===== flow/config.mk =====
export PLATFORM = sky130hd
export DESIGN_NAME = fir
export DESIGN_NICKNAME = fir
export VERILOG_FILES = /design/flow/design.v
export SDC_FILE = /design/flow/constraint.sdc
export NUM_CORES = 4
export LEC_CHECK = 0
export ABC_AREA = 1
export CAP_MARGIN = 20
export CORE_MARGIN = 2
export CORE_UTILIZATION = 72
export CTS_CLUSTER_DIAMETER = 95
export SLEW_MARGIN = 20

===== flow/constraint.sdc =====
create_clock -name core_clock -period 3.23 [get_ports {clk}]
set_input_delay 0.6460 -clock core_clock [delete_from_list [all_inputs] [get_ports {clk}]]
set_output_delay 0.6460 -clock core_clock [all_outputs]
set_load 0.01 [all_outputs]

===== flow/design.v =====
`timescale 1ns / 1ps
module fir
#(
    parameter   DIN_WIDTH    = 8    ,    
                FIR_TAP      = 16   ,    
                COEF_WIDTH   = 8    ,    
                DOUT_WIDTH   = 8        
)
(
    input           clk         ,
    input           rst_n       ,
    input           load_sw     ,                
    input       [ DIN_WIDTH-1:0]    data_in ,    
    input       [COEF_WIDTH-1:0]    coff_in ,    
    output      [DOUT_WIDTH-1:0]    data_out     
    );
localparam  PROD_WIDTH   = DIN_WIDTH + COEF_WIDTH,  
            ADD_WIDTH    = PROD_WIDTH + clogb2(FIR_TAP) ; 
reg [DIN_WIDTH-1:0] data_in_r;
wire [ADD_WIDTH-1:0] data_out_w;
reg [COEF_WIDTH-1:0] coff [FIR_TAP-1:0];     
wire [PROD_WIDTH-1:0] prod [FIR_TAP-1:0];    
reg [ADD_WIDTH-1:0] sum [FIR_TAP-1:0];       
always @(posedge clk or negedge rst_n) begin: LOAD
    integer i;
    if (!rst_n) begin
        for (i = 0; i <= FIR_TAP-1; i = i +1) begin
            coff[i] <= 'd0;
        end
        data_in_r <= 'd0;
    end else if(!load_sw) begin      
        coff[FIR_TAP-1] <= coff_in;
        for (i = FIR_TAP-1; i > 0; i = i -1) begin
            coff[i-1] <= coff[i];
        end
    end else begin
        data_in_r <= data_in;        
    end
end
genvar k;
generate
    for (k = 0; k < FIR_TAP; k = k + 1) begin
        assign prod[k] = data_in_r * coff[k];
    end
endgenerate
always @(posedge clk or negedge rst_n) begin: SOP
    integer m;
    if (!rst_n) begin
        for (m = 0; m < FIR_TAP; m = m + 1) begin
            sum[m] <= 'd0;
        end
    end else begin
        sum[FIR_TAP-1] <= prod[FIR_TAP-1];
        for (m = FIR_TAP-1; m > 0; m = m - 1) begin
            sum[m-1] <= prod[m-1] + sum[m];
        end
    end
end
assign data_out_w = sum[0];
assign data_out = data_out_w[ADD_WIDTH-1:ADD_WIDTH-DOUT_WIDTH];
function integer clogb2 (input integer depth);
    begin
        for(clogb2=0; depth>1; clogb2=clogb2+1)
        depth = depth >> 1;
    end
endfunction
endmodule

===== flow/run.sh =====
#!/bin/bash
# the make line also repeats each setting of config.mk as NAME=value (left out here)
make -C /OpenROAD-flow-scripts/flow DESIGN_CONFIG=/design/flow/config.mk WORK_HOME=/design/flow/orfs CLKGATE_MAP_FILE= finish

==> impl_table.tex, run 1 <==
% Auto-generated results table
\begin{tabular}{lr}
\hline
Metric & Value \\
\hline
\multicolumn{2}{l}{\textbf{Critical path}} \\
Library cell contributing the largest single delay on the critical path & fa\_1 \\
Setup crit start & data\_in\_r[3] \\
Crit. End Element & flip-flop \\
Crit path kind & reg2reg \\
Launching element type of the critical path & flip-flop \\
Top Family by Delay on Critical Path & adder cells \\
Crit-path cells & buf\_16, nand2\_1, inv\_1, fa\_1, fa\_2, fa\_1, inv\_1, fa\_1, inv\_1, ha\_4, nand2\_2, buf\_4, nor2\_1, nand3\_1, nand2\_1, xor2\_1 \\
Endpoint arrival time on the critical path & 5.50 ns \\
Number of buffer and inverter stages on the critical path & 5 \\
Path length in cells of the critical path & 16 \\
Slowest Stage Delay on Critical Path & 0.71 ns \\
Reg2Reg Launch Point & data\_in\_r[3] \\
Worst reg2reg path endpoint & sum[2][17] \\
Worst EP required & 3.80 ns \\
Flop2flop setup slack & -1.70 ns \\
Cell depth of the worst flop-to-flop path & 16 \\
Critical path capture point & sum[2][17] \\
Worst-path maximum fanout & 19 \\
\multicolumn{2}{l}{\textbf{Yosys}} \\
Most repeated cell in the gate-level netlist after synthesis & inv\_1 \\
Area fraction in compound gates after synthesis & 5.13\% \\
Count of instantiated cells in the yosys netlist & 7108 \\
Main flop type after synthesis & dfrtp\_1 \\
Syn\_area\_per\_cell & 7.98 sq um \\
Register bit total from synthesis & 434 \\
Cells after Synth & 7108 \\
Share of synthesized area spent on multiplexers & 0.477\% \\
Sequential-to-total area share from yosys stat & 19.2\% \\
XOR Share, Synth & 2.80\% \\
Biggest area contributors in the synthesized netlist & fa\_1, dfrtp\_1, inv\_1 \\
Top logic family & adder cells \\
Post-synthesis simple-gate area fraction & 14.3\% \\
Largest area contributor in the synthesized netlist & fa\_1 \\
Mapped Nets & 8554 \\
Area share of the largest cell type after synthesis & 27.7\% \\
FA/HA/MAJ Cells, Area Fraction & 41.9\% \\
Top cells by count, synth & inv\_1, nand2\_1, fa\_1, ha\_1, dfrtp\_1 \\
Yosys warning count & 3 \\
Number of enable-type register cells in the synthesized netlist & 0 \\
Chip area from the yosys synthesis statistics & 56700 sq um \\
Fraction of registers with async set or reset after synthesis & 100\% \\
Synthesized area & 56700 sq um \\
Number of distinct library cells after synthesis & 38 \\
\multicolumn{2}{l}{\textbf{Global routing}} \\
Wire length of the first global-routing pass & 265 mm \\
Global-route usage over all layers & 41.1\% \\
Overflow after GRT & 0 \\
Maximum number of pins on one net before global-route repair & 96 \\
Number of antenna violations at the first check in global routing & 7 \\
Vias in the first global route & 53.5k \\
\multicolumn{2}{l}{\textbf{Timing}} \\
Final hold violation count & 0 \\
Min setup slack post-route & -1.70 ns \\
Max transition margin & 42.4\% \\
Achievable frequency & 203 MHz \\
Post-layout minimum cycle time & 4.93 ns \\
Final Slew Violations & 0 \\
Summed negative setup slack over all endpoints & -239.36 ns \\
Worst setup skew after layout & 0.0251 ns \\
Final Cycle Share & 153\% \\
Setup violation total in the final timing report & 241 \\
Transition at the pin with the smallest max-transition slack & 0.864 ns \\
Setup repair after global routing missed its margin & yes \\
\multicolumn{2}{l}{\textbf{Floorplanning}} \\
Fraction of the core area occupied by cells at floorplan & 73.0\% \\
Row count & 102 \\
Die Footprint & 81000 sq um \\
Die outline height & 285 microns \\
Std-Cell Core Area & 77700 sq um \\
Die X-Extent & 285 microns \\
Number of top-level design ports & 27 \\
\multicolumn{2}{l}{\textbf{Drt}} \\
Routed wire length per instance & 21.0 microns \\
Final wirelength & 185 mm \\
Number of DRC markers in iteration 0 & 5797 \\
Number of vias in the routed layout & 51.5k \\
Number of DRC violations after detailed routing & 0 \\
Post-detailed-route count of antenna-violating nets & 0 \\
Iteration count of the initial detailed-routing pass & 9 \\
Average via count per standard cell & 5.84 \\
\multicolumn{2}{l}{\textbf{Hold path}} \\
Class of the tightest hold or removal check & in2async \\
\multicolumn{2}{l}{\textbf{Place}} \\
Half-perimeter wire length after placement & 114 mm \\
Inst Count DP & 8638 \\
Gpl congestion & 0.904 \\
Port-buffer cells & 26 \\
\multicolumn{2}{l}{\textbf{Run}} \\
Maxcap violations & 0 \\
Tally of OpenROAD warnings & 34 \\
\multicolumn{2}{l}{\textbf{CTS}} \\
Clock tree buffer depth & 3 \\
Number of buffers added by the clock tree synthesis step & 54 \\
Clock Sink Count & 434 \\
Clock root buffer & clkbuf\_16 \\
Depth of the CTS H-tree & 2 \\
Worst-path clk slew & 0.06 ns \\
TritonCTS clock tree & done \\
Latest clock arrival within the worst-skew pair & 0.68 ns \\
\multicolumn{2}{l}{\textbf{Outcome}} \\
Failed Checks & setup timing \\
Outcome & failed layout checks \\
\multicolumn{2}{l}{\textbf{Finish}} \\
Non-filler cells in the finished layout & 8830 \\
Count of nets after finishing & 9187 \\
Area added between synthesis and finish & 24.0\% \\
\hline
\end{tabular}
per-layer routing:
metal | global-route usage [%] | part of all wire, % | vias to the layer above
li1 | - | - | 21800
met1 | 48.4 | 33 | 24500
met2 | 70.4 | 47 | 3780
met3 | 8.13 | 11 | 1442
met4 | 23.2 | 8.6 | 8
met5 | 0 | 0.029 | -
per-stage QoR:
stage	worst slack (ns)	hold slack (ns)	utilization (%)	instance area [sq um]
final	-1.70	0.451	90.4	70300
after global routing	-1.88	0.491	90.4	70300
after CTS	-1.05	0.465	88.3	68600
after detailed placement	-1.06	0.458	84.1	65300
after global placement	-0.976	0.447	84.1	65300
after floorplan	-0.657	0.350	-	59400
cell type report:
cell class	instances	area (sq um)
Sequential cell	434	10900
Timing Repair Buffer	845	7690
Clock inverter	24	290
Multi-Input combinational cell	4234	40400
Clock buffer	77	1560
Inverter	2172	8160
Fill cell	3320	7430
Tap cell	1040	1300
Antenna cell	4	10.0
timing repair:
item / CTS / global route
hold endpoints to repair: 34 / 0
pin swaps: 86 / 140
hold buffers: 1 / 0
setup endpoints to repair: 238 / 239
buffers inserted: 33 / 35
cloned: 10 / 10
gates resized: 201 / 332
==> run 2, diff against run 1 <==
- CTS_CLUSTER_SIZE: not set -> 13
- PLACE_DENSITY_LB_ADDON: not set -> 0.28
- SETUP_SLACK_MARGIN: not set -> 0.45
==> run 2 against run 1 <==
  * Still fails the layout checks on setup timing
  * Via count grew 4.3%
  * Clock skew grew 0.013 ns
  * First-iteration DRC count grew 26%
  * Core utilization shrank 0.80 points
  * Sequential cell count is the same
  * Worst setup slack gained 0.025 ns
  * Critical path type unchanged
  * Critical endpoint is now sum[12][10]
  * Largest cell class unchanged
==> impl_table.tex, run 2 <==
% Auto-generated results table
\begin{tabular}{lr}
\hline
Metric & Value \\
\hline
\multicolumn{2}{l}{\textbf{Floorplanning}} \\
Die Footprint & 81000 sq um \\
Die X-Extent & 285 microns \\
Std-Cell Core Area & 77700 sq um \\
Die outline height & 285 microns \\
Row count & 102 \\
Fraction of the core area occupied by cells at floorplan & 73.0\% \\
Number of top-level design ports & 27 \\
\multicolumn{2}{l}{\textbf{Outcome}} \\
Outcome & failed layout checks \\
Failed Checks & setup timing \\
\multicolumn{2}{l}{\textbf{Yosys}} \\
Number of enable-type register cells in the synthesized netlist & 0 \\
Main flop type after synthesis & dfrtp\_1 \\
Largest area contributor in the synthesized netlist & fa\_1 \\
Chip area from the yosys synthesis statistics & 56700 sq um \\
Area fraction in compound gates after synthesis & 5.13\% \\
XOR Share, Synth & 2.80\% \\
Biggest area contributors in the synthesized netlist & fa\_1, dfrtp\_1, inv\_1 \\
Sequential-to-total area share from yosys stat & 19.2\% \\
Synthesized area & 56700 sq um \\
Cells after Synth & 7108 \\
Register bit total from synthesis & 434 \\
Share of synthesized area spent on multiplexers & 0.477\% \\
Fraction of registers with async set or reset after synthesis & 100\% \\
Number of distinct library cells after synthesis & 38 \\
Area share of the largest cell type after synthesis & 27.7\% \\
Top logic family & adder cells \\
Syn\_area\_per\_cell & 7.98 sq um \\
Yosys warning count & 3 \\
FA/HA/MAJ Cells, Area Fraction & 41.9\% \\
Mapped Nets & 8554 \\
Post-synthesis simple-gate area fraction & 14.3\% \\
Top cells by count, synth & inv\_1, nand2\_1, fa\_1, ha\_1, dfrtp\_1 \\
Most repeated cell in the gate-level netlist after synthesis & inv\_1 \\
Count of instantiated cells in the yosys netlist & 7108 \\
\multicolumn{2}{l}{\textbf{CTS}} \\
Latest clock arrival within the worst-skew pair & 0.63 ns \\
Number of buffers added by the clock tree synthesis step & 40 \\
Clock Sink Count & 434 \\
TritonCTS clock tree & done \\
Clock root buffer & clkbuf\_16 \\
Clock tree buffer depth & 3 \\
Depth of the CTS H-tree & 2 \\
Post-CTS Hold Buffers & 0 \\
Worst-path clk slew & 0.08 ns \\
\multicolumn{2}{l}{\textbf{Timing}} \\
Max transition margin & 37.9\% \\
Post-layout minimum cycle time & 4.90 ns \\
Worst setup skew after layout & 0.0386 ns \\
Transition at the pin with the smallest max-transition slack & 0.932 ns \\
Min setup slack post-route & -1.67 ns \\
Final Slew Violations & 0 \\
Achievable frequency & 204 MHz \\
Setup violation total in the final timing report & 243 \\
Final Cycle Share & 152\% \\
Worst hold slack across all endpoints & 0.0313 ns \\
Final hold violation count & 0 \\
Setup repair after global routing missed its margin & yes \\
\multicolumn{2}{l}{\textbf{Critical path}} \\
Crit path kind & reg2reg \\
Crit. End Element & flip-flop \\
Cell depth of the worst flop-to-flop path & 17 \\
Worst EP required & 3.78 ns \\
Top Family by Delay on Critical Path & adder cells \\
Setup crit start & data\_in\_r[3] \\
Library cell contributing the largest single delay on the critical path & fa\_1 \\
Worst-path maximum fanout & 7 \\
Endpoint arrival time on the critical path & 5.45 ns \\
Number of buffer and inverter stages on the critical path & 6 \\
Flop2flop setup slack & -1.67 ns \\
Launching element type of the critical path & flip-flop \\
Crit-path cells & buf\_12, buf\_12, buf\_4, nand2\_1, fa\_1, inv\_1, fa\_1, ha\_1, inv\_1, fa\_1, inv\_1, ha\_1, nand2\_1, nor3\_4, nor2\_4, o21ai\_4, xor2\_2 \\
Critical path capture point & sum[12][10] \\
Reg2Reg Launch Point & data\_in\_r[3] \\
Path length in cells of the critical path & 17 \\
Worst reg2reg path endpoint & sum[12][10] \\
Slowest Stage Delay on Critical Path & 0.65 ns \\
\multicolumn{2}{l}{\textbf{Global routing}} \\
Overflow after GRT & 0 \\
Wire length of the first global-routing pass & 268 mm \\
Number of antenna violations at the first check in global routing & 2 \\
Vias in the first global route & 54.5k \\
Global-route usage over all layers & 41.5\% \\
Maximum number of pins on one net before global-route repair & 102 \\
\multicolumn{2}{l}{\textbf{Place}} \\
Half-perimeter wire length after placement & 116 mm \\
Setup Slack @ Placement & -1.08 ns \\
Gpl congestion & 0.917 \\
Port-buffer cells & 26 \\
\multicolumn{2}{l}{\textbf{Finish}} \\
Number of fillers in the final layout & 3098 \\
Final core utilization & 89.6\% \\
Count of nets after finishing & 9190 \\
Area added between synthesis and finish & 22.9\% \\
\multicolumn{2}{l}{\textbf{Drt}} \\
Number of DRC violations after detailed routing & 0 \\
Iteration count of the initial detailed-routing pass & 10 \\
Number of vias in the routed layout & 53.8k \\
Average via count per standard cell & 6.11 \\
Number of DRC markers in iteration 0 & 7331 \\
Post-detailed-route count of antenna-violating nets & 0 \\
Routed wire length per instance & 22.7 microns \\
Final wirelength & 200 mm \\
\multicolumn{2}{l}{\textbf{Run}} \\
Maxcap violations & 0 \\
Tally of OpenROAD warnings & 32 \\
\multicolumn{2}{l}{\textbf{Hold path}} \\
Class of the tightest hold or removal check & in2async \\
\hline
\end{tabular}
==> run 2: what timing repair did <==
action	4_1_cts	5_1_grt
endpoints found under the hold margin	0	0
pin swaps	66	124
cloned	8	18
setup endpoints to repair	252	252
resized	229	263
setup buffers	31	59
==> run 2: final cells by class <==
cell class | instances | area, sq um | share of cell area [%]
antenna | 4 | 10.0 | 0.0144
timing repair buffer | 862 | 7830 | 11.2
sequential | 434 | 10900 | 15.6
clock inverter | 5 | 40.0 | 0.0575
clock buffer | 51 | 1070 | 1.54
tap | 1040 | 1300 | 1.87
multi-input combinational | 4234 | 40400 | 57.9
inverter | 2172 | 8160 | 11.7
==> run 2: routing by layer <==
layer / track usage [%] / wire length, microns / vias to the layer above
li1: - / - / 21800
met5: 0 / 74 / -
met2: 70.5 / 90300 / 4551
met4: 21.9 / 20300 / 6
met1: 50.2 / 63200 / 25500
met3: 8.08 / 25700 / 1914
==> run 2: per-stage QoR <==
stage / TNS, ns / cell area (sq um) / cells
3_5_place_dp: -187.05 / 65200 / 8626
2_1_floorplan: -100.83 / 59400 / 7108
6_report: -255.21 / 69700 / 8802
4_1_cts: -194.22 / 67700 / 8721
5_1_grt: -272.59 / 69700 / 8798
3_3_place_gp: -166.00 / 65200 / 8626
==> run 3, diff against run 2 <==
- ABC_AREA: 1 -> not set
- CAP_MARGIN: 20 -> 35
- CELL_PAD_IN_SITES_DETAIL_PLACEMENT: not set -> 0
- CORE_ASPECT_RATIO: not set -> 0.53
- CORE_MARGIN: 2 -> 5
- CORE_UTILIZATION: 72 -> 52
- CTS_CLUSTER_DIAMETER: 95 -> 204
- CTS_CLUSTER_SIZE: 13 -> 10
- MAX_ROUTING_LAYER: not set -> met4
- MIN_ROUTING_LAYER: not set -> met1
- PLACE_DENSITY_LB_ADDON: 0.28 -> not set
- SETUP_SLACK_MARGIN: 0.45 -> 0.39
- TNS_END_PERCENT: not set -> 10
- clock period: 3.23 -> 3.74 ns (I/O delays scaled with it)
==> run 3 against run 2 <==
  * The layout still fails its checks (setup timing)
  * Register-to-register slack gained 0.53 ns
  * Clock skew fell by 0.014 ns
  * Via count shrank 28%
  * Cell area is 5.7% lower
  * Largest cell class unchanged
  * Highest routed layer is now met4
==> impl_table.tex, run 3 <==
% Auto-generated results table
\begin{tabular}{lr}
\hline
Metric & Value \\
\hline
\multicolumn{2}{l}{\textbf{Global routing}} \\
Number of antenna violations at the first check in global routing & 5 \\
Maximum number of pins on one net before global-route repair & 65 \\
Wire length of the first global-routing pass & 229 mm \\
Global-route usage over all layers & 26.9\% \\
Overflow after GRT & 0 \\
Vias in the first global route & 40.5k \\
\multicolumn{2}{l}{\textbf{CTS}} \\
Worst-path clk slew & 0.06 ns \\
Latest clock arrival within the worst-skew pair & 0.64 ns \\
Post-CTS Hold Buffers & 0 \\
Clock tree buffer depth & 3 \\
Number of buffers added by the clock tree synthesis step & 49 \\
Clock Sink Count & 434 \\
Depth of the CTS H-tree & 2 \\
TritonCTS clock tree & done \\
Clock root buffer & clkbuf\_16 \\
\multicolumn{2}{l}{\textbf{Critical path}} \\
Flop2flop setup slack & -1.14 ns \\
Worst-path maximum fanout & 14 \\
Endpoint arrival time on the critical path & 5.44 ns \\
Most frequent cell on the critical path & fa\_1 \\
Cell depth of the worst flop-to-flop path & 18 \\
Slowest Stage Delay on Critical Path & 0.50 ns \\
Crit-path cells & buf\_6, buf\_4, bufbuf\_16, and2\_1, ha\_1, fa\_1, fa\_1, inv\_1, fa\_1, inv\_1, ha\_1, and3\_4, a22o\_1, a211oi\_2, buf\_4, o31ai\_1, a21oi\_1, xnor2\_1 \\
Setup crit start & data\_in\_r[7] \\
Critical path capture point & sum[7][16] \\
Launching element type of the critical path & flip-flop \\
Worst reg2reg path endpoint & sum[7][16] \\
Reg2Reg Launch Point & data\_in\_r[7] \\
Library cell contributing the largest single delay on the critical path & dfrtp\_4 \\
Top Family by Delay on Critical Path & adder cells \\
Number of buffer and inverter stages on the critical path & 6 \\
Crit. End Element & flip-flop \\
Worst EP required & 4.29 ns \\
Crit path kind & reg2reg \\
Path length in cells of the critical path & 18 \\
\multicolumn{2}{l}{\textbf{Run}} \\
Maxcap violations & 0 \\
Tally of OpenROAD warnings & 29 \\
\multicolumn{2}{l}{\textbf{Timing}} \\
Achievable frequency & 205 MHz \\
Transition at the pin with the smallest max-transition slack & 0.890 ns \\
Min setup slack post-route & -1.14 ns \\
Summed negative setup slack over all endpoints & -137.00 ns \\
Setup violation total in the final timing report & 209 \\
Final Cycle Share & 131\% \\
Final Slew Violations & 0 \\
Setup repair after global routing missed its margin & yes \\
Worst setup skew after layout & 0.0245 ns \\
Final hold violation count & 0 \\
Post-layout minimum cycle time & 4.88 ns \\
Worst hold slack across all endpoints & 0.124 ns \\
Max transition margin & 40.7\% \\
\multicolumn{2}{l}{\textbf{Yosys}} \\
Number of enable-type register cells in the synthesized netlist & 0 \\
Chip area from the yosys synthesis statistics & 54300 sq um \\
XOR Share, Synth & 3.31\% \\
Number of distinct library cells after synthesis & 69 \\
Fraction of registers with async set or reset after synthesis & 100\% \\
Area fraction in compound gates after synthesis & 5.62\% \\
Top cells by count, synth & inv\_1, fa\_1, ha\_1, and2\_1, nand2\_1 \\
Biggest area contributors in the synthesized netlist & fa\_1, dfrtp\_1, ha\_1 \\
Post-synthesis simple-gate area fraction & 12.6\% \\
Area share of the largest cell type after synthesis & 29.0\% \\
Syn\_area\_per\_cell & 9.48 sq um \\
Count of instantiated cells in the yosys netlist & 5725 \\
Sequential-to-total area share from yosys stat & 20.0\% \\
Share of synthesized area spent on multiplexers & 2.88\% \\
Main flop type after synthesis & dfrtp\_1 \\
Yosys warning count & 3 \\
FA/HA/MAJ Cells, Area Fraction & 43.8\% \\
Most repeated cell in the gate-level netlist after synthesis & inv\_1 \\
Register bit total from synthesis & 434 \\
Synthesized area & 54300 sq um \\
Cells after Synth & 5725 \\
Largest area contributor in the synthesized netlist & fa\_1 \\
Top logic family & adder cells \\
Mapped Nets & 7171 \\
\multicolumn{2}{l}{\textbf{Finish}} \\
Area added between synthesis and finish & 21.1\% \\
Final instance area & 65700 sq um \\
Count of nets after finishing & 7843 \\
\multicolumn{2}{l}{\textbf{Floorplanning}} \\
Row count & 86 \\
Fraction of the core area occupied by cells at floorplan & 52.3\% \\
Std-Cell Core Area & 104000 sq um \\
Die X-Extent & 454 microns \\
Number of top-level design ports & 27 \\
Die outline height & 245 microns \\
Die Footprint & 111000 sq um \\
\multicolumn{2}{l}{\textbf{Drt}} \\
Post-detailed-route count of antenna-violating nets & 0 \\
Number of DRC violations after detailed routing & 0 \\
Average via count per standard cell & 4.98 \\
Final wirelength & 141 mm \\
Routed wire length per instance & 18.0 microns \\
Number of vias in the routed layout & 38.9k \\
Number of DRC markers in iteration 0 & 2294 \\
Iteration count of the initial detailed-routing pass & 5 \\
\multicolumn{2}{l}{\textbf{Outcome}} \\
Failed Checks & setup timing \\
Outcome & failed layout checks \\
\multicolumn{2}{l}{\textbf{Place}} \\
Cell area after placement & 62100 sq um \\
Setup Slack @ Placement & -1.24 ns \\
Port-buffer cells & 26 \\
Half-perimeter wire length after placement & 109 mm \\
Gpl congestion & 0.885 \\
\multicolumn{2}{l}{\textbf{Hold path}} \\
Class of the tightest hold or removal check & in2async \\
\hline
\end{tabular}
-- run 3: area by class of cell --
type	instances	area [sq um]
sequential	434	10900
fill	8626	38000
antenna	1	2.50
multi-input combinational	3582	38800
tap	1408	1760
clock buffer	55	1290
inverter	1479	5550
clock inverter	2	17.5
timing repair buffer	851	7370
-- run 3: per-layer routing --
layer	wire length, microns	global-route usage, %
met1	75600	44.0
met4	1550	3.40
met3	10900	6.22
met5	0	-
met2	52600	33.8
-- run 3: timing repair --
| action | 4_1_cts | 5_1_grt |
|---|---|---|
| gates cloned | 4 | 2 |
| setup buffers | 33 | 21 |
| pin swaps | 99 | 73 |
| setup endpoints to repair | 236 | 238 |
| resized | 257 | 174 |
-- run 3: through the flow --
| stage | std cells | util, % |
|---|---|---|
| 6_report | 7812 | 63.4 |
| 3_5_place_dp | 7694 | 59.9 |
| 3_3_place_gp | 7694 | 59.9 |
| 4_1_cts | 7788 | 62.5 |
| 2_1_floorplan | 5725 | - |
| 5_1_grt | 7811 | 63.4 |
==> run 4, diff against run 3 <==
- ABC_AREA: not set -> 1
- CAP_MARGIN: 35 -> 20
- CELL_PAD_IN_SITES_DETAIL_PLACEMENT: 0 -> not set
- CORE_ASPECT_RATIO: 0.53 -> not set
- CORE_MARGIN: 5 -> 2
- CORE_UTILIZATION: 52 -> 70
- CTS_CLUSTER_DIAMETER: 204 -> not set
- CTS_CLUSTER_SIZE: 10 -> not set
- MAX_ROUTING_LAYER: met4 -> not set
- MIN_ROUTING_LAYER: met1 -> not set
- SETUP_SLACK_MARGIN: 0.39 -> not set
- TNS_END_PERCENT: 10 -> not set
- clock period: 3.74 -> 3.82 ns (I/O delays scaled with it)
==> run 4 against run 3 <==
  * The layout still fails its checks (setup timing)
  * Cell area is 4.9% higher
  * Wire length rose by 8.7%
  * Via count is 22% higher
  * Global-route usage rose by 8.3 points
  * Area after synthesis is 4.5% higher
  * Die area shrank 25%
  * Clock-buffer cell count rose by 19
  * Sequential share of layout area is 0.78 points lower
  * Non-clock buffer count fell by 72
==> impl_table.tex, run 4 <==
% Auto-generated results table
\begin{tabular}{lr}
\hline
Metric & Value \\
\hline
\multicolumn{2}{l}{\textbf{Drt}} \\
Total length of routed met3 wires & 11.2 mm \\
Routed wire length per instance & 17.4 microns \\
Final wirelength & 153 mm \\
Met2 Routed Length & 75.6 mm \\
Number of DRC violations after detailed routing & 0 \\
Average via count per standard cell & 5.38 \\
Number of vias in the routed layout & 47.3k \\
Post-detailed-route count of antenna-violating nets & 0 \\
Iteration count of the initial detailed-routing pass & 9 \\
Max layer used & met5 \\
Routed length on met1 & 58.6 mm \\
Number of DRC markers in iteration 0 & 3562 \\
\multicolumn{2}{l}{\textbf{Yosys}} \\
Number of distinct library cells after synthesis & 38 \\
Fraction of registers with async set or reset after synthesis & 100\% \\
Most repeated cell in the gate-level netlist after synthesis & inv\_1 \\
Mapped Nets & 8554 \\
Main flop type after synthesis & dfrtp\_1 \\
Sequential-to-total area share from yosys stat & 19.2\% \\
Area share of the largest cell type after synthesis & 27.7\% \\
Post-synthesis simple-gate area fraction & 14.3\% \\
Syn\_area\_per\_cell & 7.98 sq um \\
Biggest area contributors in the synthesized netlist & fa\_1, dfrtp\_1, inv\_1 \\
Synthesized area & 56700 sq um \\
Top cells by count, synth & inv\_1, nand2\_1, fa\_1, ha\_1, dfrtp\_1 \\
FA/HA/MAJ Cells, Area Fraction & 41.9\% \\
Area fraction in compound gates after synthesis & 5.13\% \\
Number of enable-type register cells in the synthesized netlist & 0 \\
Top logic family & adder cells \\
Largest area contributor in the synthesized netlist & fa\_1 \\
XOR Share, Synth & 2.80\% \\
Register bit total from synthesis & 434 \\
Count of instantiated cells in the yosys netlist & 7108 \\
Cells after Synth & 7108 \\
Share of synthesized area spent on multiplexers & 0.477\% \\
Yosys warning count & 3 \\
Chip area from the yosys synthesis statistics & 56700 sq um \\
\multicolumn{2}{l}{\textbf{Timing}} \\
Transition at the pin with the smallest max-transition slack & 0.707 ns \\
Final Cycle Share & 118\% \\
Setup violation total in the final timing report & 212 \\
Setup repair after global routing missed its margin & yes \\
Max transition margin & 52.8\% \\
Worst setup skew after layout & 0.0310 ns \\
Final hold violation count & 0 \\
Achievable frequency & 221 MHz \\
Final Slew Violations & 0 \\
Post-layout minimum cycle time & 4.52 ns \\
Min setup slack post-route & -0.703 ns \\
Worst hold slack across all endpoints & 0.0213 ns \\
\multicolumn{2}{l}{\textbf{Critical path}} \\
Crit-path cells & buf\_12, clkbuf\_16, nand2\_1, inv\_1, fa\_1, inv\_1, fa\_1, inv\_1, fa\_1, inv\_1, fa\_1, inv\_2, ha\_4, nand2\_2, nor2\_1, nand2\_1, nand3\_4, buf\_4, xor2\_1 \\
Worst EP required & 4.38 ns \\
Crit. End Element & flip-flop \\
Number of buffer and inverter stages on the critical path & 8 \\
Cell depth of the worst flop-to-flop path & 19 \\
Path length in cells of the critical path & 19 \\
Worst reg2reg path endpoint & sum[3][10] \\
Reg2Reg Launch Point & data\_in\_r[5] \\
Library cell contributing the largest single delay on the critical path & fa\_1 \\
Flop2flop setup slack & -0.70 ns \\
Slowest Stage Delay on Critical Path & 0.57 ns \\
Crit path kind & reg2reg \\
Setup crit start & data\_in\_r[5] \\
Top Family by Delay on Critical Path & adder cells \\
Launching element type of the critical path & flip-flop \\
Endpoint arrival time on the critical path & 5.08 ns \\
Worst-path maximum fanout & 6 \\
Critical path capture point & sum[3][10] \\
\multicolumn{2}{l}{\textbf{CTS}} \\
Clock Sink Count & 434 \\
Latest clock arrival within the worst-skew pair & 0.66 ns \\
Clock tree buffer depth & 3 \\
Number of buffers added by the clock tree synthesis step & 56 \\
Clock root buffer & clkbuf\_16 \\
TritonCTS clock tree & done \\
Worst-path clk slew & 0.07 ns \\
Depth of the CTS H-tree & 2 \\
\multicolumn{2}{l}{\textbf{Outcome}} \\
Failed Checks & setup timing \\
Outcome & failed layout checks \\
\multicolumn{2}{l}{\textbf{Global routing}} \\
Global-route usage over all layers & 35.2\% \\
Vias in the first global route & 49.6k \\
Number of antenna violations at the first check in global routing & 2 \\
Maximum number of pins on one net before global-route repair & 87 \\
Overflow after GRT & 0 \\
Wire length of the first global-routing pass & 235 mm \\
\multicolumn{2}{l}{\textbf{Floorplanning}} \\
Die outline height & 289 microns \\
Fraction of the core area occupied by cells at floorplan & 70.5\% \\
Number of top-level design ports & 27 \\
Std-Cell Core Area & 80400 sq um \\
Row count & 104 \\
Die X-Extent & 289 microns \\
Die Footprint & 83300 sq um \\
\multicolumn{2}{l}{\textbf{Finish}} \\
Count of nets after finishing & 9123 \\
Final instance area & 68900 sq um \\
Area added between synthesis and finish & 21.6\% \\
\multicolumn{2}{l}{\textbf{Place}} \\
Half-perimeter wire length after placement & 107 mm \\
Cell area after placement & 63800 sq um \\
Gpl congestion & 0.903 \\
Port-buffer cells & 26 \\
\multicolumn{2}{l}{\textbf{Hold path}} \\
Class of the tightest hold or removal check & in2async \\
\multicolumn{2}{l}{\textbf{Run}} \\
Tally of OpenROAD warnings & 31 \\
Maxcap violations & 0 \\
\hline
\end{tabular}
## run 4: timing repair
item                       in CTS  in global routing
hold buffers                    0                  0
hold endpoints to repair        0                  0
setup endpoints to repair     202                217
buffers inserted                9                 43
cloned                          7                 18
pin swaps                      28                128
gates resized                 134                385
## run 4: routing by layer
| layer | track usage [%] | up-vias |
|---|---|---|
| met5 | 0 | - |
| met4 | 12.8 | 2 |
| met3 | 4.86 | 574 |
| met2 | 62.6 | 1805 |
| met1 | 44.0 | 23200 |
| li1 | - | 21700 |
## run 4: cell type report
| type | count | area [sq um] |
|---|---|---|
| antenna | 1 | 2.50 |
| clock buffer | 74 | 1560 |
| clock inverter | 31 | 483 |
| fill | 4523 | 11500 |
| inverter | 2172 | 8150 |
| multi-input combinational | 4234 | 39500 |
| sequential | 434 | 10900 |
| tap | 1060 | 1330 |
| timing repair buffer | 779 | 7060 |
## run 4: per-stage QoR
stage                     setup WS (ns)  utilization [%]  setup TNS, ns  cells
after global routing             -0.794             85.7        -107.36   8785
after global placement           -0.490             79.4         -51.99   8602
after detailed placement         -0.505             79.4         -62.27   8602
after floorplan                 -0.0720                -         -0.869   7108
final                            -0.703             85.7         -78.76   8785
after CTS                        -0.451             82.9         -62.43   8723
==> run 5, diff against run 4 <==
- ABC_AREA: 1 -> not set
- CAP_MARGIN: 20 -> 15
- CELL_PAD_IN_SITES_DETAIL_PLACEMENT: not set -> 1
- CELL_PAD_IN_SITES_GLOBAL_PLACEMENT: not set -> 1
- CORE_UTILIZATION: 70 -> 72
- CTS_CLUSTER_DIAMETER: not set -> 338
- MIN_ROUTING_LAYER: not set -> met2
- PLACE_DENSITY: not set -> 0.42
- clock period: 3.82 -> 5.72 ns (I/O delays scaled with it)
==> run 5 against run 4 <==
  * The run now fails in detailed placement
  * Die area shrank 6.9%
  * Area after synthesis shrank 4.3%
  * Synthesized cell count shrank 19%
==> impl_table.tex, run 5 <==
% Yosys + OpenROAD metrics
\begin{tabular}{lr}
\hline
Metric & Value \\
\hline
\multicolumn{2}{l}{\textbf{Yosys}} \\
Cells after Synth & 5725 \\
Number of distinct library cells after synthesis & 69 \\
XOR Share, Synth & 3.31\% \\
Sequential-to-total area share from yosys stat & 20.0\% \\
Number of enable-type register cells in the synthesized netlist & 0 \\
Top logic family & adder cells \\
Count of instantiated cells in the yosys netlist & 5725 \\
Post-synthesis simple-gate area fraction & 12.6\% \\
FA/HA/MAJ Cells, Area Fraction & 43.8\% \\
Synthesized area & 54300 sq um \\
Yosys warning count & 3 \\
Main flop type after synthesis & dfrtp\_1 \\
Share of synthesized area spent on multiplexers & 2.88\% \\
Area fraction in compound gates after synthesis & 5.62\% \\
Syn\_area\_per\_cell & 9.48 sq um \\
Top cells by count, synth & inv\_1, fa\_1, ha\_1, and2\_1, nand2\_1 \\
Biggest area contributors in the synthesized netlist & fa\_1, dfrtp\_1, ha\_1 \\
Register bit total from synthesis & 434 \\
Most repeated cell in the gate-level netlist after synthesis & inv\_1 \\
Largest area contributor in the synthesized netlist & fa\_1 \\
Fraction of registers with async set or reset after synthesis & 100\% \\
Chip area from the yosys synthesis statistics & 54300 sq um \\
Area share of the largest cell type after synthesis & 29.0\% \\
Mapped Nets & 7171 \\
\multicolumn{2}{l}{\textbf{Floorplanning}} \\
Die outline height & 279 microns \\
Die Footprint & 77600 sq um \\
Std-Cell Core Area & 74600 sq um \\
Number of top-level design ports & 27 \\
Row count & 100 \\
Die X-Extent & 279 microns \\
Fraction of the core area occupied by cells at floorplan & 72.8\% \\
\multicolumn{2}{l}{\textbf{Place}} \\
Port-buffer cells & 26 \\
Gpl congestion & 0.871 \\
\multicolumn{2}{l}{\textbf{Outcome}} \\
Error text reported by the tool & [ERROR DPL-0033] detailed placement checks failed during check placement. \\
Terminating stage of the flow & detailed placement \\
Outcome & did not finish \\
\hline
\end{tabular}
[run 5: metrics by stage]
step,instances,setup WS [ns],hold WS [ns]
3_3_place_gp,6570,0.408,0.451
2_1_floorplan,5725,0.753,0.420
==> run 6, diff against run 5 <==
- CAP_MARGIN: 15 -> 20
- CELL_PAD_IN_SITES_DETAIL_PLACEMENT: 1 -> not set
- CELL_PAD_IN_SITES_GLOBAL_PLACEMENT: 1 -> not set
- CORE_UTILIZATION: 72 -> 40
- CTS_CLUSTER_DIAMETER: 338 -> not set
- CTS_CLUSTER_SIZE: not set -> 93
- GPL_TIMING_DRIVEN: not set -> 0
- HOLD_SLACK_MARGIN: not set -> 0.21
- MIN_ROUTING_LAYER: met2 -> not set
- PLACE_DENSITY: 0.42 -> not set
- clock period: 5.72 -> 6.12 ns (I/O delays scaled with it)
==> run 6 against run 5 <==
  * The run now finishes clean
  * Synthesized cell count did not move
  * Die area rose by 79%
  * Area after synthesis did not move
==> impl_table.tex, run 6 <==
% Auto-generated results table
\begin{tabular}{lr}
\hline
Metric & Value \\
\hline
\multicolumn{2}{l}{\textbf{Yosys}} \\
Chip area from the yosys synthesis statistics & 54300 sq um \\
Top logic family & adder cells \\
Register bit total from synthesis & 434 \\
Yosys warning count & 3 \\
Synthesized area & 54300 sq um \\
Main flop type after synthesis & dfrtp\_1 \\
Mapped Nets & 7171 \\
Count of instantiated cells in the yosys netlist & 5725 \\
Share of synthesized area spent on multiplexers & 2.88\% \\
Area share of the largest cell type after synthesis & 29.0\% \\
Post-synthesis simple-gate area fraction & 12.6\% \\
Sequential-to-total area share from yosys stat & 20.0\% \\
Biggest area contributors in the synthesized netlist & fa\_1, dfrtp\_1, ha\_1 \\
Number of enable-type register cells in the synthesized netlist & 0 \\
Largest area contributor in the synthesized netlist & fa\_1 \\
Top cells by count, synth & inv\_1, fa\_1, ha\_1, and2\_1, nand2\_1 \\
Cells after Synth & 5725 \\
Syn\_area\_per\_cell & 9.48 sq um \\
FA/HA/MAJ Cells, Area Fraction & 43.8\% \\
Most repeated cell in the gate-level netlist after synthesis & inv\_1 \\
Area fraction in compound gates after synthesis & 5.62\% \\
Fraction of registers with async set or reset after synthesis & 100\% \\
XOR Share, Synth & 3.31\% \\
Number of distinct library cells after synthesis & 69 \\
\multicolumn{2}{l}{\textbf{Floorplanning}} \\
Die X-Extent & 372 microns \\
Fraction of the core area occupied by cells at floorplan & 40.2\% \\
Die outline height & 372 microns \\
Std-Cell Core Area & 135000 sq um \\
Die Footprint & 139000 sq um \\
Number of top-level design ports & 27 \\
Row count & 135 \\
\multicolumn{2}{l}{\textbf{Global routing}} \\
Wire length of the first global-routing pass & 244 mm \\
Maximum number of pins on one net before global-route repair & 92 \\
Vias in the first global route & 40.8k \\
Global-route usage over all layers & 23.4\% \\
Overflow after GRT & 0 \\
Number of antenna violations at the first check in global routing & 32 \\
\multicolumn{2}{l}{\textbf{Timing}} \\
Final Slew Violations & 0 \\
Worst setup skew after layout & 0.0286 ns \\
Max transition margin & 15.2\% \\
Transition at the pin with the smallest max-transition slack & 1.27 ns \\
Summed negative setup slack over all endpoints & 0 ns \\
Final hold violation count & 0 \\
Final Cycle Share & 97.9\% \\
Setup repair after global routing missed its margin & no \\
Setup violation total in the final timing report & 0 \\
Post-layout minimum cycle time & 5.99 ns \\
Achievable frequency & 167 MHz \\
\multicolumn{2}{l}{\textbf{Finish}} \\
Area added between synthesis and finish & 9.50\% \\
Count of nets after finishing & 7268 \\
Non-filler cells in the finished layout & 7672 \\
Final instance area & 59400 sq um \\
Number of fillers in the final layout & 13.1k \\
\multicolumn{2}{l}{\textbf{CTS}} \\
Worst-path clk slew & 0.07 ns \\
TritonCTS clock tree & done \\
Clock tree buffer depth & 3 \\
Depth of the CTS H-tree & 2 \\
Number of buffers added by the clock tree synthesis step & 59 \\
Clock Sink Count & 434 \\
Latest clock arrival within the worst-skew pair & 0.70 ns \\
Clock root buffer & clkbuf\_16 \\
\multicolumn{2}{l}{\textbf{Critical path}} \\
Worst EP required & 6.71 ns \\
Endpoint arrival time on the critical path & 6.59 ns \\
Reg2Reg Launch Point & data\_in\_r[0] \\
Cell depth of the worst flop-to-flop path & 19 \\
Critical path capture point & sum[10][19] \\
Library cell contributing the largest single delay on the critical path & fa\_1 \\
Top Family by Delay on Critical Path & adder cells \\
Most frequent cell on the critical path & fa\_1 \\
Number of buffer and inverter stages on the critical path & 6 \\
Launching element type of the critical path & flip-flop \\
Flop2flop setup slack & 0.13 ns \\
Crit. End Element & flip-flop \\
Crit path kind & reg2reg \\
Slowest Stage Delay on Critical Path & 0.49 ns \\
Worst-path maximum fanout & 10 \\
Crit-path cells & buf\_1, clkbuf\_4, clkbuf\_4, nand2\_1, fa\_1, fa\_1, inv\_1, fa\_1, inv\_1, fa\_1, inv\_1, ha\_1, a2111o\_1, a31oi\_1, o21ai\_0, a31oi\_1, nor2b\_1, o21ai\_0, xnor2\_1 \\
Worst reg2reg path endpoint & sum[10][19] \\
Path length in cells of the critical path & 19 \\
Setup crit start & data\_in\_r[0] \\
\multicolumn{2}{l}{\textbf{Outcome}} \\
Outcome & timing/DRC/antenna clean \\
\multicolumn{2}{l}{\textbf{Drt}} \\
Routed wire length per instance & 20.2 microns \\
Number of DRC markers in iteration 0 & 2643 \\
Final wirelength & 155 mm \\
Number of vias in the routed layout & 38.5k \\
Iteration count of the initial detailed-routing pass & 6 \\
Post-detailed-route count of antenna-violating nets & 0 \\
Average via count per standard cell & 5.02 \\
Number of DRC violations after detailed routing & 0 \\
\multicolumn{2}{l}{\textbf{Run}} \\
Tally of OpenROAD warnings & 26 \\
Maxcap violations & 0 \\
\multicolumn{2}{l}{\textbf{Place}} \\
Gpl congestion & 0.877 \\
Port-buffer cells & 25 \\
Inst Count DP & 7542 \\
Cell area after placement & 57100 sq um \\
Half-perimeter wire length after placement & 118 mm \\
\multicolumn{2}{l}{\textbf{Hold path}} \\
Class of the tightest hold or removal check & in2async \\
\hline
\end{tabular}
[run 6: area by class of cell]
class / count / area [sq um] / area share [%]
plain buffers: 227 / 977 / 1.64
repair buffers: 39 / 567 / 0.954
clock buffers: 80 / 1750 / 2.94
inverters: 1479 / 5550 / 9.34
clock inverters: 30 / 434 / 0.731
diodes: 20 / 50.0 / 0.0842
multi-input cells: 3582 / 37000 / 62.3
flip-flops and latches: 434 / 10900 / 18.3
well taps: 1781 / 2230 / 3.75
[run 6: per-layer routing]
layer | track usage (%) | wire length, microns | vias up
li1 | - | - | 17400
met1 | 30.3 | 64700 | 19700
met2 | 38.1 | 70900 | 1110
met3 | 5.45 | 12100 | 369
met4 | 8.81 | 7220 | 8
met5 | 0 | 56 | -
[run 6: repair_timing]
| item | CTS | global route |
|---|---|---|
| buffers inserted | 0 | 0 |
| setup endpoints to repair | 48 | 35 |
| resized | 8 | 45 |
| hold buffers | 0 | 0 |
[run 6: stage by stage]
stage               hold WS [ns]  util (%)  setup slack (ns)
floorplan                  0.420         -              1.15
global placement           0.443      42.0            -16.84
detailed placement         0.445      42.3            -0.467
CTS                        0.330      43.9            0.0167
global route               0.337      44.0           0.00670
finish                     0.347      44.0             0.127
==> run 7, diff against run 6 <==
- CTS_CLUSTER_SIZE: 93 -> not set
- GPL_TIMING_DRIVEN: 0 -> not set
- HOLD_SLACK_MARGIN: 0.21 -> not set
- clock period: 6.12 -> 7.0 ns (I/O delays scaled with it)
==> run 7 against run 6 <==
  * Fmax up 3.6%
  * Worst setup slack better by 1.1 ns
  * Die area unchanged
  * Non-clock buffer count down 210
  * First-iteration DRC count down 39%
  * Cell area down 2.1%
  * Critical path depth down 2
  * Register-to-register slack better by 1.1 ns
==> impl_table.tex, run 7 <==
% Auto-generated results table
\begin{tabular}{lr}
\hline
Metric & Value \\
\hline
\multicolumn{2}{l}{\textbf{Floorplanning}} \\
Row count & 135 \\
Number of top-level design ports & 27 \\
Fraction of the core area occupied by cells at floorplan & 40.2\% \\
Std-Cell Core Area & 135000 sq um \\
Die outline height & 372 microns \\
Die X-Extent & 372 microns \\
Die Footprint & 139000 sq um \\
\multicolumn{2}{l}{\textbf{Critical path}} \\
Library cell contributing the largest single delay on the critical path & dfrtp\_4 \\
Worst EP required & 7.58 ns \\
Reg2Reg Launch Point & data\_in\_r[5] \\
Cell depth of the worst flop-to-flop path & 17 \\
Flop2flop setup slack & 1.21 ns \\
Slowest Stage Delay on Critical Path & 1.04 ns \\
Launching element type of the critical path & flip-flop \\
Worst reg2reg path endpoint & sum[5][17] \\
Endpoint arrival time on the critical path & 6.36 ns \\
Path length in cells of the critical path & 17 \\
Most frequent cell on the critical path & fa\_1 \\
Crit-path cells & buf\_4, nand2\_1, fa\_1, inv\_1, fa\_1, inv\_1, fa\_1, fa\_1, inv\_1, ha\_1, o21ai\_0, o21ai\_0, and4\_1, nor3\_1, o31ai\_1, a21oi\_1, xnor2\_1 \\
Critical path capture point & sum[5][17] \\
Crit path kind & reg2reg \\
Number of buffer and inverter stages on the critical path & 4 \\
Worst-path maximum fanout & 62 \\
Crit. End Element & flip-flop \\
Setup crit start & data\_in\_r[5] \\
Top Family by Delay on Critical Path & adder cells \\
\multicolumn{2}{l}{\textbf{Timing}} \\
Setup violation total in the final timing report & 0 \\
Final Cycle Share & 82.7\% \\
Transition at the pin with the smallest max-transition slack & 1.02 ns \\
Final hold violation count & 0 \\
Post-layout minimum cycle time & 5.79 ns \\
Final Slew Violations & 0 \\
Achievable frequency & 173 MHz \\
Summed negative setup slack over all endpoints & 0 ns \\
Setup repair after global routing missed its margin & no \\
Worst setup skew after layout & 0.0402 ns \\
Min setup slack post-route & 1.21 ns \\
Max transition margin & 31.9\% \\
\multicolumn{2}{l}{\textbf{Finish}} \\
Count of nets after finishing & 7054 \\
Final core utilization & 43.1\% \\
Final instance area & 58100 sq um \\
Area added between synthesis and finish & 7.17\% \\
\multicolumn{2}{l}{\textbf{Yosys}} \\
Top logic family & adder cells \\
Fraction of registers with async set or reset after synthesis & 100\% \\
Chip area from the yosys synthesis statistics & 54300 sq um \\
Top cells by count, synth & inv\_1, fa\_1, ha\_1, and2\_1, nand2\_1 \\
XOR Share, Synth & 3.31\% \\
Register bit total from synthesis & 434 \\
Sequential-to-total area share from yosys stat & 20.0\% \\
Main flop type after synthesis & dfrtp\_1 \\
Largest area contributor in the synthesized netlist & fa\_1 \\
Area fraction in compound gates after synthesis & 5.62\% \\
Number of enable-type register cells in the synthesized netlist & 0 \\
Syn\_area\_per\_cell & 9.48 sq um \\
Yosys warning count & 3 \\
Post-synthesis simple-gate area fraction & 12.6\% \\
Synthesized area & 54300 sq um \\
Count of instantiated cells in the yosys netlist & 5725 \\
FA/HA/MAJ Cells, Area Fraction & 43.8\% \\
Area share of the largest cell type after synthesis & 29.0\% \\
Number of distinct library cells after synthesis & 69 \\
Cells after Synth & 5725 \\
Biggest area contributors in the synthesized netlist & fa\_1, dfrtp\_1, ha\_1 \\
Most repeated cell in the gate-level netlist after synthesis & inv\_1 \\
Mapped Nets & 7171 \\
Share of synthesized area spent on multiplexers & 2.88\% \\
\multicolumn{2}{l}{\textbf{Run}} \\
Maxcap violations & 0 \\
Tally of OpenROAD warnings & 35 \\
\multicolumn{2}{l}{\textbf{Global routing}} \\
Maximum number of pins on one net before global-route repair & 137 \\
Number of antenna violations at the first check in global routing & 0 \\
Overflow after GRT & 0 \\
Wire length of the first global-routing pass & 202 mm \\
Vias in the first global route & 39.0k \\
Global-route usage over all layers & 17.9\% \\
\multicolumn{2}{l}{\textbf{Drt}} \\
Final wirelength & 115 mm \\
Number of vias in the routed layout & 35.7k \\
Post-detailed-route count of antenna-violating nets & 0 \\
Average via count per standard cell & 4.80 \\
Number of DRC markers in iteration 0 & 1602 \\
Routed wire length per instance & 15.5 microns \\
Number of DRC violations after detailed routing & 0 \\
Iteration count of the initial detailed-routing pass & 5 \\
\multicolumn{2}{l}{\textbf{CTS}} \\
Clock Sink Count & 434 \\
Post-CTS repair timing setup buffer count & 0 \\
Post-CTS resize count & 0 \\
Clock root buffer & clkbuf\_16 \\
Post-CTS Hold Buffers & 0 \\
Latest clock arrival within the worst-skew pair & 0.66 ns \\
Depth of the CTS H-tree & 2 \\
Worst-path clk slew & 0.06 ns \\
Clock tree buffer depth & 3 \\
Number of buffers added by the clock tree synthesis step & 55 \\
TritonCTS clock tree & done \\
\multicolumn{2}{l}{\textbf{Place}} \\
Cell area after placement & 56300 sq um \\
Gpl congestion & 0.830 \\
Half-perimeter wire length after placement & 84.4 mm \\
Port-buffer cells & 26 \\
Setup Slack @ Placement & 1.27 ns \\
\multicolumn{2}{l}{\textbf{Hold path}} \\
Class of the tightest hold or removal check & reg2reg \\
Startpoint of the tightest hold check path & sum[1][19] \\
Hold Path Sink & sum[0][19] \\
Worst hold path cell count & 1 \\
\multicolumn{2}{l}{\textbf{Outcome}} \\
Outcome & timing/DRC/antenna clean \\
\hline
\end{tabular}
[run 7: cell type report]
| type | instances | area [sq um] |
|---|---|---|
| clock inverter | 30 | 415 |
| clock buffer | 67 | 1470 |
| sequential | 434 | 10900 |
| antenna | 1 | 2.50 |
| multi-input combinational | 3582 | 37000 |
| tap | 1781 | 2230 |
| inverter | 1479 | 5550 |
| timing repair buffer | 56 | 604 |
| fill | 13000 | 76800 |
[run 7: metal layers]
layer	wire length, microns	GRT usage [%]
met3	4920	2.64
met1	54600	25.2
met5	0	0
met4	2000	3.29
met2	53500	29.4
[run 7: through the flow]
step,hold slack (ns),std cells
finish,0.449,7430
global route,0.467,7429
CTS,0.444,7429
detailed placement,0.446,7332
global placement,0.437,7332
floorplan,0.420,5725
==> run 8, diff against run 7 <==
- CORE_UTILIZATION: 40 -> 72
- CTS_CLUSTER_DIAMETER: not set -> 205
- PLACE_DENSITY_LB_ADDON: not set -> 0.06
- SETUP_SLACK_MARGIN: not set -> 1.41
- clock period: 7.0 -> 4.9 ns (I/O delays scaled with it)
==> run 8 against run 7 <==
  * Now fails the layout checks on setup timing
  * Global-route usage grew 18 points
  * Wire length rose by 23%
  * Final cell count fell by 6.6%
  * Highest routed layer is now met5
  * Register-to-register slack got worse by 1.2 ns
  * Area after synthesis stayed put
==> impl_table.tex, run 8 <==
% Auto-generated results table
\begin{tabular}{lr}
\hline
Metric & Value \\
\hline
\multicolumn{2}{l}{\textbf{CTS}} \\
Worst-path clk slew & 0.06 ns \\
Clock root buffer & clkbuf\_16 \\
Clock Sink Count & 434 \\
Latest clock arrival within the worst-skew pair & 0.63 ns \\
Post-CTS Hold Buffers & 0 \\
Clock tree buffer depth & 3 \\
TritonCTS clock tree & done \\
Depth of the CTS H-tree & 2 \\
Number of buffers added by the clock tree synthesis step & 53 \\
\multicolumn{2}{l}{\textbf{Finish}} \\
Total area of multi-input combinational cells & 40100 sq um \\
Reg area & 10900 sq um \\
Final core utilization & 85.6\% \\
Area added between synthesis and finish & 17.6\% \\
Count of nets after finishing & 7370 \\
Number of fillers in the final layout & 3859 \\
Final instance area & 63800 sq um \\
\multicolumn{2}{l}{\textbf{Timing}} \\
Max transition margin & 37.7\% \\
Worst setup skew after layout & 0.0261 ns \\
Final Slew Violations & 0 \\
Final Cycle Share & 100\% \\
Transition at the pin with the smallest max-transition slack & 0.934 ns \\
Post-layout minimum cycle time & 4.91 ns \\
Setup violation total in the final timing report & 1 \\
Final hold violation count & 0 \\
Achievable frequency & 204 MHz \\
Setup repair after global routing missed its margin & yes \\
Min setup slack post-route & -0.00606 ns \\
\multicolumn{2}{l}{\textbf{Run}} \\
Maxcap violations & 0 \\
Tally of OpenROAD warnings & 35 \\
\multicolumn{2}{l}{\textbf{Floorplanning}} \\
Fraction of the core area occupied by cells at floorplan & 72.8\% \\
Die X-Extent & 279 microns \\
Row count & 100 \\
Die Footprint & 77600 sq um \\
Die outline height & 279 microns \\
Std-Cell Core Area & 74600 sq um \\
Number of top-level design ports & 27 \\
\multicolumn{2}{l}{\textbf{Yosys}} \\
Top cells by count, synth & inv\_1, fa\_1, ha\_1, and2\_1, nand2\_1 \\
Largest area contributor in the synthesized netlist & fa\_1 \\
Post-synthesis simple-gate area fraction & 12.6\% \\
Most repeated cell in the gate-level netlist after synthesis & inv\_1 \\
Cells after Synth & 5725 \\
Chip area from the yosys synthesis statistics & 54300 sq um \\
FA/HA/MAJ Cells, Area Fraction & 43.8\% \\
Register bit total from synthesis & 434 \\
Top logic family & adder cells \\
Share of synthesized area spent on multiplexers & 2.88\% \\
XOR Share, Synth & 3.31\% \\
Fraction of registers with async set or reset after synthesis & 100\% \\
Area share of the largest cell type after synthesis & 29.0\% \\
Number of enable-type register cells in the synthesized netlist & 0 \\
Number of distinct library cells after synthesis & 69 \\
Syn\_area\_per\_cell & 9.48 sq um \\
Synthesized area & 54300 sq um \\
Main flop type after synthesis & dfrtp\_1 \\
Yosys warning count & 3 \\
Sequential-to-total area share from yosys stat & 20.0\% \\
Biggest area contributors in the synthesized netlist & fa\_1, dfrtp\_1, ha\_1 \\
Count of instantiated cells in the yosys netlist & 5725 \\
Area fraction in compound gates after synthesis & 5.62\% \\
Mapped Nets & 7171 \\
\multicolumn{2}{l}{\textbf{Place}} \\
Port-buffer cells & 26 \\
Gpl congestion & 0.882 \\
Setup Slack @ Placement & -0.115 ns \\
Half-perimeter wire length after placement & 92.6 mm \\
Cell area after placement & 57200 sq um \\
\multicolumn{2}{l}{\textbf{Global routing}} \\
Vias in the first global route & 42.8k \\
Maximum number of pins on one net before global-route repair & 118 \\
Global-route usage over all layers & 36.1\% \\
Wire length of the first global-routing pass & 221 mm \\
Overflow after GRT & 0 \\
Number of antenna violations at the first check in global routing & 8 \\
\multicolumn{2}{l}{\textbf{Critical path}} \\
Endpoint arrival time on the critical path & 5.44 ns \\
Top Family by Delay on Critical Path & adder cells \\
Launching element type of the critical path & flip-flop \\
Path length in cells of the critical path & 18 \\
Worst-path maximum fanout & 6 \\
Crit-path cells & buf\_12, buf\_12, buf\_16, and2\_4, fa\_1, inv\_2, fa\_1, inv\_1, fa\_1, inv\_1, fa\_1, inv\_2, ha\_4, or4\_4, a31oi\_4, o21ai\_2, o41ai\_2, xnor2\_1 \\
Crit path kind & reg2reg \\
Reg2Reg Launch Point & data\_in\_r[3] \\
Slowest Stage Delay on Critical Path & 0.56 ns \\
Most frequent cell on the critical path & fa\_1 \\
Setup crit start & data\_in\_r[3] \\
Cell depth of the worst flop-to-flop path & 18 \\
Crit. End Element & flip-flop \\
Critical path capture point & sum[1][18] \\
Worst reg2reg path endpoint & sum[1][18] \\
Worst EP required & 5.43 ns \\
Number of buffer and inverter stages on the critical path & 7 \\
Library cell contributing the largest single delay on the critical path & or4\_4 \\
Flop2flop setup slack & -0.006 ns \\
\multicolumn{2}{l}{\textbf{Outcome}} \\
Outcome & failed layout checks \\
Failed Checks & setup timing \\
\multicolumn{2}{l}{\textbf{Drt}} \\
Post-detailed-route count of antenna-violating nets & 0 \\
Final wirelength & 141 mm \\
Number of vias in the routed layout & 39.7k \\
Iteration count of the initial detailed-routing pass & 6 \\
Routed wire length per instance & 20.3 microns \\
Number of DRC markers in iteration 0 & 2606 \\
Number of DRC violations after detailed routing & 0 \\
Average via count per standard cell & 5.71 \\
\multicolumn{2}{l}{\textbf{Hold path}} \\
Class of the tightest hold or removal check & in2async \\
\hline
\end{tabular}
[run 8: repair_timing]
| item | CTS | global route |
|---|---|---|
| setup endpoints to repair | 231 | 236 |
| buffers inserted | 88 | 76 |
| pin swaps | 128 | 333 |
| gates cloned | 16 | 8 |
| resized | 206 | 432 |
| hold endpoints to repair | 0 | 0 |
[run 8: cell type report]
class	count	area share, %
well taps	969	1.90
clock inverters	30	0.467
clock buffers	68	2.41
flip-flops and latches	434	17.1
inverters	1479	8.70
repair buffers	374	6.67
multi-input cells	3582	62.8
diodes	4	0.0157
[run 8: metal layers]
metal	global-route usage (%)	share of wire, %	vias up	wire [microns]
li1	-	-	17600	-
met1	48.7	40	20200	56300
met2	60.3	49	1474	68600
met3	5.51	7.2	406	10100
met4	11.8	4.3	2	6100
met5	0	0.0092	-	13
[run 8: per-stage QoR]
stage | hold slack [ns] | instances | setup TNS, ns
2_1_floorplan | 0.416 | 5725 | 0
3_3_place_gp | 0.452 | 6650 | -0.0802
3_5_place_dp | 0.450 | 6650 | -0.391
4_1_cts | 0.313 | 6852 | 0
5_1_grt | 0.344 | 6937 | -0.927
6_report | 0.312 | 6940 | -0.00606
==> run 9, diff against run 8 <==
- CELL_PAD_IN_SITES_DETAIL_PLACEMENT: not set -> 2
- CORE_UTILIZATION: 72 -> 40
- CTS_CLUSTER_DIAMETER: 205 -> 116
- HOLD_SLACK_MARGIN: not set -> 0.02
- MAX_ROUTING_LAYER: not set -> met4
- MIN_ROUTING_LAYER: not set -> met2
- PLACE_DENSITY_LB_ADDON: 0.06 -> not set
- SETUP_SLACK_MARGIN: 1.41 -> 1.26
- TNS_END_PERCENT: not set -> 15
- clock period: 4.9 -> 7.0 ns (I/O delays scaled with it)
==> run 9 against run 8 <==
  * The run now fails in global routing
  * Area after synthesis is the same
  * Die area grew 79%
  * Synthesized cell count is the same
==> impl_table.tex, run 9 <==
% Yosys + OpenROAD metrics
\begin{tabular}{lr}
\hline
Metric & Value \\
\hline
\multicolumn{2}{l}{\textbf{Outcome}} \\
Outcome & did not finish \\
Terminating stage of the flow & global routing \\
Error text reported by the tool & [ERROR GRT-0116] Global routing finished with congestion. Check the congestion regions in the DRC Viewer. \\
\multicolumn{2}{l}{\textbf{Yosys}} \\
Area share of the largest cell type after synthesis & 29.0\% \\
Post-synthesis simple-gate area fraction & 12.6\% \\
Top cells by count, synth & inv\_1, fa\_1, ha\_1, and2\_1, nand2\_1 \\
Number of distinct library cells after synthesis & 69 \\
Cells after Synth & 5725 \\
Chip area from the yosys synthesis statistics & 54300 sq um \\
Syn\_area\_per\_cell & 9.48 sq um \\
Main flop type after synthesis & dfrtp\_1 \\
Synthesized area & 54300 sq um \\
Top logic family & adder cells \\
FA/HA/MAJ Cells, Area Fraction & 43.8\% \\
Register bit total from synthesis & 434 \\
Fraction of registers with async set or reset after synthesis & 100\% \\
XOR Share, Synth & 3.31\% \\
Largest area contributor in the synthesized netlist & fa\_1 \\
Count of instantiated cells in the yosys netlist & 5725 \\
Sequential-to-total area share from yosys stat & 20.0\% \\
Biggest area contributors in the synthesized netlist & fa\_1, dfrtp\_1, ha\_1 \\
Yosys warning count & 3 \\
Most repeated cell in the gate-level netlist after synthesis & inv\_1 \\
Mapped Nets & 7171 \\
Area fraction in compound gates after synthesis & 5.62\% \\
Number of enable-type register cells in the synthesized netlist & 0 \\
Share of synthesized area spent on multiplexers & 2.88\% \\
\multicolumn{2}{l}{\textbf{Floorplanning}} \\
Number of top-level design ports & 27 \\
Fraction of the core area occupied by cells at floorplan & 40.2\% \\
Die Footprint & 139000 sq um \\
Std-Cell Core Area & 135000 sq um \\
Row count & 135 \\
Die outline height & 372 microns \\
Die X-Extent & 372 microns \\
\multicolumn{2}{l}{\textbf{CTS}} \\
Clock root buffer & clkbuf\_16 \\
Clock Sink Count & 434 \\
Number of buffers added by the clock tree synthesis step & 60 \\
Clock tree buffer depth & 3 \\
Depth of the CTS H-tree & 2 \\
Post-CTS Hold Buffers & 0 \\
\multicolumn{2}{l}{\textbf{Global routing}} \\
Global-route usage over all layers & 71.5\% \\
Overflow after GRT & 397 \\
\multicolumn{2}{l}{\textbf{Place}} \\
Port-buffer cells & 26 \\
Half-perimeter wire length after placement & 163 mm \\
Cell area after placement & 56300 sq um \\
Gpl congestion & 0.875 \\
\hline
\end{tabular}
-- run 9: per-layer routing --
layer	overflow	track usage, %
met5	-	-
met4	59	56.9
met3	243	74.7
met2	95	75.8
met1	-	-
-- run 9: what timing repair did --
action,CTS
hold endpoints to repair,0
buffers inserted,42
setup endpoints to repair,111
gates resized,14
gates cloned,0
-- run 9: metrics by stage --
step	utilization (%)	std cells	hold WS [ns]	setup WS, ns
CTS	43.7	7494	0.467	1.26
detailed placement	41.7	7340	0.450	0.572
global placement	41.7	7340	0.462	1.31
floorplan	-	5725	0.420	2.03
